==> run a: inputs <==
Design ICMS, start of the top module:
module ICMS(
    input CLK,
    input RST,
    input radar_echo,
    input scan_for_target,
    input [31:0] jet_speed,
    input [31:0] max_safe_distance,
    input [5:0] wind,
    input thunderstorm,
    input [1:0] visibility,
    input signed [7:0] temperature,
    output radar_pulse_trigger,
    output [31:0] distance_to_target,
    output safe_to_engage,
    output threat_detected,
    output emergency_landing_alert,
    output [1:0] ECSU_state,  
    output [1:0] ARTAU_state
);
clock: 25.2 ns
lec_check: 0
abc_area: 1
cap_margin: 30
core_margin: 2
core_utilization: 71
cts_cluster_diameter: 227
cts_cluster_size: 46
gpl_routability_driven: 1
gpl_timing_driven: 1
hold_slack_margin: -0.1
max_routing_layer: met4
slew_margin: 30
run.sh (not shown) runs the stock make flow with config.mk's settings and CLKGATE_MAP_FILE=.
==> run b (differences from run a) <==
- ABC_AREA: 1 -> not set
- CAP_MARGIN: 30 -> 20
- CORE_UTILIZATION: 71 -> 67
- CTS_CLUSTER_DIAMETER: 227 -> not set
- CTS_CLUSTER_SIZE: 46 -> 73
- GPL_ROUTABILITY_DRIVEN: 1 -> not set
- GPL_TIMING_DRIVEN: 1 -> not set
- HOLD_SLACK_MARGIN: -0.1 -> not set
- MAX_ROUTING_LAYER: met4 -> not set
- SETUP_SLACK_MARGIN: not set -> 5.0
- SLEW_MARGIN: 30 -> 20
==> flow/constraint.sdc (replaced) <==
create_clock -name core_clock -period 30.4 [get_ports {CLK}]
set_input_delay 6.0800 -clock core_clock [delete_from_list [all_inputs] [get_ports {CLK}]]
set_output_delay 6.0800 -clock core_clock [all_outputs]
set_load 0.01 [all_outputs]
==> run c (differences from run a) <==
- ABC_AREA: 1 -> not set
- CAP_MARGIN: 30 -> 20
- CORE_UTILIZATION: 71 -> 40
- CTS_CLUSTER_DIAMETER: 227 -> not set
- CTS_CLUSTER_SIZE: 46 -> not set
- GPL_ROUTABILITY_DRIVEN: 1 -> not set
- GPL_TIMING_DRIVEN: 1 -> not set
- HOLD_SLACK_MARGIN: -0.1 -> not set
- MAX_ROUTING_LAYER: met4 -> not set
- SLEW_MARGIN: 30 -> 20
==> flow/constraint.sdc (replaced) <==
create_clock -name core_clock -period 30.0 [get_ports {CLK}]
set_input_delay 6.0000 -clock core_clock [delete_from_list [all_inputs] [get_ports {CLK}]]
set_output_delay 6.0000 -clock core_clock [all_outputs]
set_load 0.01 [all_outputs]
==> notes <==
- Global-route usage, lowest first: run c, run a, run b.
- Between run b and run a, the lower synthesized cell count is in run b (gap 10%, measured against run a).
- Clock skew: run a is lower than run c (0.0084 ns).
- Worst setup slack, lowest first: run c, run b, run a.
- The highest fmax belongs to run a, the lowest to run c.
- The highest sequential share of layout area belongs to run a, the lowest to run b.
- Between run b and run a, the lower via count is in run a (gap about 30%, measured against run a).
- Of run a and run b, run b has the higher first-iteration DRC count (gap 57%, measured against run b).
==> figures <==
                                                                                   run c                              run b                              run a
End of the critical path                               artau_inst.distance2[1]$_DFFE_PP_  artau_inst.distance2[1]$_DFFE_PP_  artau_inst.distance2[0]$_DFFE_PP_
CP required                                                                     30.14 ns                           30.55 ns                           25.33 ns
Synthesized area divided by synthesized cell count                              8.00 µm²                           8.00 µm²                           6.88 µm²
Uppermost routed layer                                                              met4                               met5                               met4
Crit-path most repeated cell                                       sky130_fd_sc_hd__ha_1             sky130_fd_sc_hd__buf_4                                  -
End of the worst register-to-register path             artau_inst.distance2[1]$_DFFE_PP_  artau_inst.distance2[1]$_DFFE_PP_  artau_inst.distance2[0]$_DFFE_PP_
Number of logic inverters in the finished layout                                     280                                280                                664
Synth Cell Area                                                                24700 µm²                          24700 µm²                          23700 µm²
MI comb area                                                                   20800 µm²                          23500 µm²                          18200 µm²
Outcome                                                          complete, no violations            complete, no violations            complete, no violations
Detailed-router iteration count before antenna repair                                  6                                 32                                  6
